==> build 10 <==
// comp_mult_top
module comp_mult_top #(
parameter NO_MULT   = 4     ,  
parameter APB_BADDR = 0     ,  
parameter SYS_AW    = 16    ,  
parameter REG_DW    = 16       
)(
input                    clk         ,  
input                    rst_n       ,  
input      [ SYS_AW-1:0] apb_paddr   ,  
input                    apb_psel    ,  
input                    apb_penable ,  
input                    apb_pwrite  ,  
input      [REG_DW -1:0] apb_pwdata  ,  
output                   apb_pready  ,  
output reg [REG_DW -1:0] apb_prdata  ,  
output reg               apb_pslverr ,  
output reg               mem_ce      ,  
output reg               mem_we      ,  
output reg [SYS_AW -1:0] mem_addr    ,  
output reg [     8 -1:0] mem_wr_data ,  
input      [     8 -1:0] mem_rd_data    
);
Settings: LEC_CHECK=0, CAP_MARGIN=15, CELL_PAD_IN_SITES_GLOBAL_PLACEMENT=0, CORE_MARGIN=8, CORE_UTILIZATION=67, CTS_CLUSTER_DIAMETER=262, CTS_CLUSTER_SIZE=100, SLEW_MARGIN=20, TNS_END_PERCENT=10; clock period 10.0 ns.
run.sh (not shown) runs the stock make flow with config.mk's settings and CLKGATE_MAP_FILE=.
==> trial 14 (differences from build 10) <==
==> flow/config.mk (replaced) <==
export PLATFORM = sky130hd
export DESIGN_NAME = comp_mult_top
export DESIGN_NICKNAME = comp_mult_top
export VERILOG_FILES = /design/flow/design.v
export SDC_FILE = /design/flow/constraint.sdc
export NUM_CORES = 4
export LEC_CHECK = 0
export ABC_AREA = 1
export CAP_MARGIN = 20
export CELL_PAD_IN_SITES_DETAIL_PLACEMENT = 0
export CELL_PAD_IN_SITES_GLOBAL_PLACEMENT = 2
export CORE_ASPECT_RATIO = 0.65
export CORE_MARGIN = 9
export CORE_UTILIZATION = 40
export CTS_CLUSTER_SIZE = 56
export MAX_ROUTING_LAYER = met5
export MIN_ROUTING_LAYER = met1
export SLEW_MARGIN = 20
==> results <==
Between build 10 and trial 14, the lower routed wire length is in build 10 (gap 30%, measured against trial 14).
Between build 10 and trial 14, the lower register-to-register slack is in trial 14 (gap 0.02 ns).
Between build 10 and trial 14, the lower final cell count is in build 10 (gap about 30%, measured against trial 14).
Against trial 14, the die size of build 10 is smaller by 44%.
Global-route usage: build 10 is higher than trial 14 (5.6 points).
In trial 14 the final area is higher than in build 10, by about 10%.
Of build 10 and trial 14, build 10 has the higher non-clock buffer count (gap 22).
In flip-flop count, build 10 and trial 14 do not differ.
Between trial 14 and build 10, the lower combinational power is in trial 14 (gap about 80%, measured against build 10).
==> figures <==
Met1 Track Usage GR: build 10 36.5%; trial 14 36.6%
Status: build 10 finished clean; trial 14 finished clean
Register share of the cell area: build 10 19.7%; trial 14 18.0%
Height of the die: build 10 195 um; trial 14 212 um
Average cell area after synthesis: build 10 8.56 um2; trial 14 6.88 um2
Clock buf count: build 10 18; trial 14 17
Net switching share of the total power: build 10 37.9%; trial 14 31.8%
Worst-case register-to-register setup slack: build 10 1.80 ns; trial 14 1.78 ns
Met1 wire length: build 10 22.8 mm; trial 14 40.7 mm
Least setup slack across all paths after layout: build 10 0.654 ns; trial 14 1.12 ns
Slowest-stage cell, CP: build 10 or4b_2; trial 14 clkdlybuf4s50_1
Met2 usage: build 10 50.1%; trial 14 31.1%
Area of the placeable core: build 10 31,500 um2; trial 14 56,800 um2
Last weighted congestion value of the routability-driven placer: build 10 0.941; trial 14 0.945
Power in combinational cells: build 10 1040 uW; trial 14 184 uW
PwrDens: build 10 108 nW/um2; trial 14 66.2 nW/um2
Number of buffer and inverter instances along the worst setup path: build 10 5; trial 14 10
Number of fillers in the final layout: build 10 2,438; trial 14 5,912
Width of the die: build 10 195 um; trial 14 317 um
Relative contribution of combinational cells to total power: build 10 41.2%; trial 14 10.9%

==> trial 1: inputs <==
Starting RTL as in the previous note.
Settings: LEC_CHECK=0, ABC_AREA=1, CAP_MARGIN=25, CORE_MARGIN=2, CORE_UTILIZATION=70, CTS_CLUSTER_SIZE=40, GPL_ROUTABILITY_DRIVEN=0, GPL_TIMING_DRIVEN=1, HOLD_SLACK_MARGIN=0.19, PLACE_DENSITY=0.61, SETUP_SLACK_MARGIN=0.67, SLEW_MARGIN=20; clock period 8.12 ns.
==> inputs of trial 13, as changes to trial 1 <==
==> flow/config.mk (replaced) <==
export PLATFORM = sky130hd
export DESIGN_NAME = comp_mult_top
export DESIGN_NICKNAME = comp_mult_top
export VERILOG_FILES = /design/flow/design.v
export SDC_FILE = /design/flow/constraint.sdc
export NUM_CORES = 4
export LEC_CHECK = 0
export CAP_MARGIN = 40
export CORE_MARGIN = 2
export CORE_UTILIZATION = 66
export CTS_CLUSTER_DIAMETER = 29
export SETUP_SLACK_MARGIN = 1.24
export SLEW_MARGIN = 20
==> flow/constraint.sdc (replaced) <==
create_clock -name core_clock -period 8.58 [get_ports {clk}]
set_input_delay 1.7160 -clock core_clock [delete_from_list [all_inputs] [get_ports {clk}]]
set_output_delay 1.7160 -clock core_clock [all_outputs]
set_load 0.01 [all_outputs]
==> qor summary <==
metric	trial 1	trial 13
Worst hold slack	493 ps	442 ps
Simple share	0.268	0.165
Biggest consumer	sequential cells	combinational logic
Post-cts gate resize count	55	60
Number of search-and-repair iterations in the first detailed-routing pass	10	5
Post-synthesis to final-layout area growth	12.8%	15.2%
Initial DRC count	2122	1234
Fraction of the mapped netlist area in adder cells	0.251	0.272
Clock network area share	0.0221	0.0226
Met2 usage	0.664	0.605
Fraction of the cycle the final worst path needs	0.900	0.915
Sequential cell area share	0.176	0.187
Reported net switching power	0.580 mW	1.18 mW
Result of the run	finished clean	finished clean
Die extent in y	186 um	184 um
Post-route cell area	26100 um^2	24600 um^2
Worst relative slew slack	0.318	0.485
Non-clock buffer area fraction after layout	0.0585	0.0794
Number of non-clock buffers	170	219
Critical hold path startpoint	apb_prdata[12]$_DFFE_PN0P_	apb_pslverr$_DFF_PN0_
Req. time, crit path	8520 ps	8910 ps
Area share of and-or/or-and cells after synthesis	0.101	0.145
Dpl cell area	24800 um^2	23400 um^2
Mux share of post-synthesis cell area	0.000486	0.0288

==> inputs of 05-04 <==
comp_mult_top again, from the RTL that the note above started with.
// comp_mult_top
module comp_mult_top #(
parameter NO_MULT   = 4     ,  
parameter APB_BADDR = 0     ,  
parameter SYS_AW    = 16    ,  
parameter REG_DW    = 16       
)(
input                    clk         ,  
input                    rst_n       ,  
input      [ SYS_AW-1:0] apb_paddr   ,  
input                    apb_psel    ,  
input                    apb_penable ,  
input                    apb_pwrite  ,  
input      [REG_DW -1:0] apb_pwdata  ,  
output                   apb_pready  ,  
output reg [REG_DW -1:0] apb_prdata  ,  
output reg               apb_pslverr ,  
output reg               mem_ce      ,  
output reg               mem_we      ,  
output reg [SYS_AW -1:0] mem_addr    ,  
output reg [     8 -1:0] mem_wr_data ,  
input      [     8 -1:0] mem_rd_data    
);
clock: 6.54 ns
lec_check: 0
abc_area: 1
cap_margin: 20
core_margin: 2
core_utilization: 71
cts_cluster_diameter: 197
cts_cluster_size: 32
hold_slack_margin: -0.09
place_density_lb_addon: 0.27
setup_slack_margin: 0.16
slew_margin: 20
==> 09-17: changes against 05-04 <==
Settings changed: CORE_UTILIZATION 71 to 72, CTS_CLUSTER_DIAMETER 197 to 206, CTS_CLUSTER_SIZE 32 to unset, HOLD_SLACK_MARGIN -0.09 to unset, PLACE_DENSITY_LB_ADDON 0.27 to 0.25, SETUP_SLACK_MARGIN 0.16 to 1.72, TNS_END_PERCENT set to 5.
==> flow/constraint.sdc (replaced) <==
create_clock -name core_clock -period 5.85 [get_ports {clk}]
set_input_delay 1.1700 -clock core_clock [delete_from_list [all_inputs] [get_ports {clk}]]
set_output_delay 1.1700 -clock core_clock [all_outputs]
set_load 0.01 [all_outputs]
==> 11-11: changes against 05-04 <==
Settings changed: ABC_AREA 1 to unset, CORE_UTILIZATION 71 to 40, CTS_CLUSTER_DIAMETER 197 to unset, CTS_CLUSTER_SIZE 32 to unset, HOLD_SLACK_MARGIN -0.09 to unset, PLACE_DENSITY_LB_ADDON 0.27 to unset, SETUP_SLACK_MARGIN 0.16 to unset.
==> flow/constraint.sdc (replaced) <==
create_clock -name core_clock -period 10.0 [get_ports {clk}]
set_input_delay 2.0000 -clock core_clock [delete_from_list [all_inputs] [get_ports {clk}]]
set_output_delay 2.0000 -clock core_clock [all_outputs]
set_load 0.01 [all_outputs]
==> qor summary <==
|  | 05-04 | 09-17 | 11-11 |
|---|---|---|---|
| Combinational group power | 0.441 mW | - | 1.04 mW |
| Final Hold Fails | 0 | - | 0 |
| Area of the mapped netlist | 0.0232 mm2 | 0.0232 mm2 | 0.0214 mm2 |
| Max-slew headroom | 20.3% | - | 29.7% |
| Routed via count divided by cell count | 6.41 | - | 5.42 |
| Comb area | 0.0172 mm2 | - | 0.0153 mm2 |
| DIE WIDTH | 185 um | 183 um | 235 um |
| Final setup violation count | 17 | - | 0 |
| Die Outline Area | 0.0341 mm2 | 0.0336 mm2 | 0.0553 mm2 |
| Initial DRC count | 3845 | - | 951 |
| Post-route design area | 0.0289 mm2 | - | 0.0237 mm2 |
| NonClk Buf Share | 11.0% | - | 4.96% |
| Run status | finished with violations | did not finish | complete, no violations |
| Last stage reached | - | 5_1_grt | - |
| Violated checks | negative setup slack | - | - |
| Switching part of the total power | 32.4% | - | 39.2% |
| Reg2reg start | data_reg[0]$_DFFE_PN0P_ | - | data_reg[16]$_DFFE_PN0P_ |
| Actual slew at the worst max-slew pin | 1200 ps | - | 1020 ps |
| Overall Power | 2.74 mW | - | 2.50 mW |
| Post-layout nets | 4131 | - | 2964 |
| Routed met3 length | 10.8 mm | - | 2.55 mm |
| Compound Share, Synth | 10.1% | 10.1% | 14.5% |
| Top fanout value on the critical path | 10 | - | 6 |
| Register share of total power | 41.5% | - | 29.8% |
| Clock network contribution to total cell area | 2.24% | - | 2.59% |

==> inputs of run C <==
comp_mult_top again, from the RTL that the note above started with.
==> flow/design.v (excerpt) <==
module comp_mult_top #(
parameter NO_MULT   = 4     ,  
parameter APB_BADDR = 0     ,  
parameter SYS_AW    = 16    ,  
parameter REG_DW    = 16       
)(
input                    clk         ,  
input                    rst_n       ,  
input      [ SYS_AW-1:0] apb_paddr   ,  
input                    apb_psel    ,  
input                    apb_penable ,  
input                    apb_pwrite  ,  
input      [REG_DW -1:0] apb_pwdata  ,  
output                   apb_pready  ,  
output reg [REG_DW -1:0] apb_prdata  ,  
output reg               apb_pslverr ,  
output reg               mem_ce      ,  
output reg               mem_we      ,  
output reg [SYS_AW -1:0] mem_addr    ,  
output reg [     8 -1:0] mem_wr_data ,  
input      [     8 -1:0] mem_rd_data    
);
export LEC_CHECK = 0
export ABC_AREA = 1
export CAP_MARGIN = 15
export CORE_MARGIN = 2
export CORE_UTILIZATION = 72
export CTS_CLUSTER_DIAMETER = 235
export CTS_CLUSTER_SIZE = 40
export GPL_ROUTABILITY_DRIVEN = 0
export GPL_TIMING_DRIVEN = 1
export HOLD_SLACK_MARGIN = -0.05
export SETUP_SLACK_MARGIN = 1.18
export SLEW_MARGIN = 30
export TNS_END_PERCENT = 5
create_clock -name core_clock -period 4.86 [get_ports {clk}]
==> run Z: changes against run C <==
- ABC_AREA: 1 -> unset
- CAP_MARGIN: 15 -> 20
- CTS_CLUSTER_DIAMETER: 235 -> unset
- CTS_CLUSTER_SIZE: 40 -> 51
- GPL_ROUTABILITY_DRIVEN: 0 -> unset
- GPL_TIMING_DRIVEN: 1 -> unset
- HOLD_SLACK_MARGIN: -0.05 -> unset
- PLACE_DENSITY_LB_ADDON: unset -> 0.0
- SETUP_SLACK_MARGIN: 1.18 -> 2.13
- SLEW_MARGIN: 30 -> 20
==> flow/constraint.sdc (replaced) <==
create_clock -name core_clock -period 7.54 [get_ports {clk}]
set_input_delay 1.5080 -clock core_clock [delete_from_list [all_inputs] [get_ports {clk}]]
set_output_delay 1.5080 -clock core_clock [all_outputs]
set_load 0.01 [all_outputs]
==> run E: changes against run C <==
- ABC_AREA: 1 -> unset
- CAP_MARGIN: 15 -> 20
- CORE_UTILIZATION: 72 -> 40
- CTS_CLUSTER_DIAMETER: 235 -> unset
- CTS_CLUSTER_SIZE: 40 -> unset
- GPL_ROUTABILITY_DRIVEN: 0 -> unset
- GPL_TIMING_DRIVEN: 1 -> unset
- HOLD_SLACK_MARGIN: -0.05 -> unset
- SETUP_SLACK_MARGIN: 1.18 -> unset
- SLEW_MARGIN: 30 -> 20
- TNS_END_PERCENT: 5 -> unset
==> flow/constraint.sdc (replaced) <==
create_clock -name core_clock -period 9.39 [get_ports {clk}]
set_input_delay 1.8780 -clock core_clock [delete_from_list [all_inputs] [get_ports {clk}]]
set_output_delay 1.8780 -clock core_clock [all_outputs]
set_load 0.01 [all_outputs]
==> flow_metrics.env <==
# yosys + openroad results
export IMPL_status="aborted with a tool error"
export IMPL_grt_overflow_total=36
export IMPL_fp_util=0.7326
export IMPL_num_rows=65
export IMPL_met1_usage=0.6601
export IMPL_grt_use_total=0.6688
export IMPL_tool_error="[ERROR GRT-0116] Global routing finished with congestion. Check the congestion regions in the DRC Viewer."
export IMPL_met2_usage=0.8901
export IMPL_seq_area_frac_synth=0.1987
export IMPL_failing_step="global routing (5_1_grt)"
export IMPL_synth_avg_cell_area_sq_um=6.883
export IMPL_placed_area_sq_um=27500
(the above is from run C)
==> flow_metrics.env <==
# physical design summary
export IMPL_status="complete, but fails checks"
export IMPL_violations="negative setup slack"
export IMPL_fin_ws_ps=-81.93
export IMPL_fp_util=0.7273
export IMPL_placed_area_sq_um=24010
export IMPL_grt_overflow_total=0
export IMPL_synth_avg_cell_area_sq_um=8.564
export IMPL_setup_viol=4
export IMPL_num_rows=63
export IMPL_met2_usage=0.6554
export IMPL_met1_usage=0.4567
(the above is from run Z)
==> flow_metrics.env <==
# physical design summary
export IMPL_fp_util=0.4061
export IMPL_placed_area_sq_um=23240
export IMPL_grt_use_total=0.2061
export IMPL_num_rows=84
export IMPL_highest_layer="met4"
export IMPL_grt_overflow_total=0
export IMPL_power_per_cell_area_nw_per_um2=112.4
export IMPL_synth_avg_cell_area_sq_um=8.564
export IMPL_met2_usage=0.3556
export IMPL_seq_area_frac_synth=0.2154
export IMPL_status="timing/DRC/antenna clean"
export IMPL_wl_met2_um=27270
(the above is from run E)

==> trial 71: inputs <==
comp_mult_top again, from the RTL that the note above started with.
export LEC_CHECK = 0
export ABC_AREA = 1
export CAP_MARGIN = 25
export CORE_MARGIN = 2
export CORE_UTILIZATION = 71
export CTS_CLUSTER_SIZE = 72
export GPL_ROUTABILITY_DRIVEN = 0
export GPL_TIMING_DRIVEN = 1
export HOLD_SLACK_MARGIN = 0.29
export PLACE_DENSITY_LB_ADDON = 0.07
export SETUP_SLACK_MARGIN = 1.05
export SLEW_MARGIN = 20
create_clock -name core_clock -period 7.19 [get_ports {clk}]
==> trial 87: changes against trial 71 <==
CAP_MARGIN = 15   (was 25)
CORE_UTILIZATION = 72   (was 71)
CTS_CLUSTER_DIAMETER = 235   (was not set)
CTS_CLUSTER_SIZE = 40   (was 72)
HOLD_SLACK_MARGIN = -0.05   (was 0.29)
PLACE_DENSITY_LB_ADDON = not set   (was 0.07)
SETUP_SLACK_MARGIN = 1.18   (was 1.05)
==> flow/constraint.sdc (replaced) <==
create_clock -name core_clock -period 4.86 [get_ports {clk}]
set_input_delay 0.9720 -clock core_clock [delete_from_list [all_inputs] [get_ports {clk}]]
set_output_delay 0.9720 -clock core_clock [all_outputs]
set_load 0.01 [all_outputs]
==> qor summary <==
Status: trial 87 aborted with a tool error; trial 71 aborted with a tool error
Last stage reached: trial 87 5_1_grt; trial 71 5_1_grt
HPWL reported at the end of detailed placement: trial 87 60.0 mm; trial 71 54.5 mm
Row count: trial 87 65; trial 71 66
Cell Count Post-Placement: trial 87 4175; trial 71 4031
DIE WIDTH: trial 87 183 µm; trial 71 185 µm
Std-Cell Core Area: trial 87 31600 µm²; trial 71 32400 µm²
Worst setup slack after placement: trial 87 -2570 ps; trial 71 -613 ps
Die span in y: trial 87 183 µm; trial 71 185 µm
Cell area after placement: trial 87 27800 µm²; trial 71 26300 µm²
Effective utilization at floorplan: trial 87 73.3%; trial 71 71.6%
Number of gates given a new drive strength after cts: trial 87 471; trial 71 156
Buffer count from post-CTS setup fixing: trial 87 79; trial 71 30
Chip area: trial 87 33600 µm²; trial 71 34100 µm²
Power figures rest on the tool's default switching activity, not on a simulated workload.
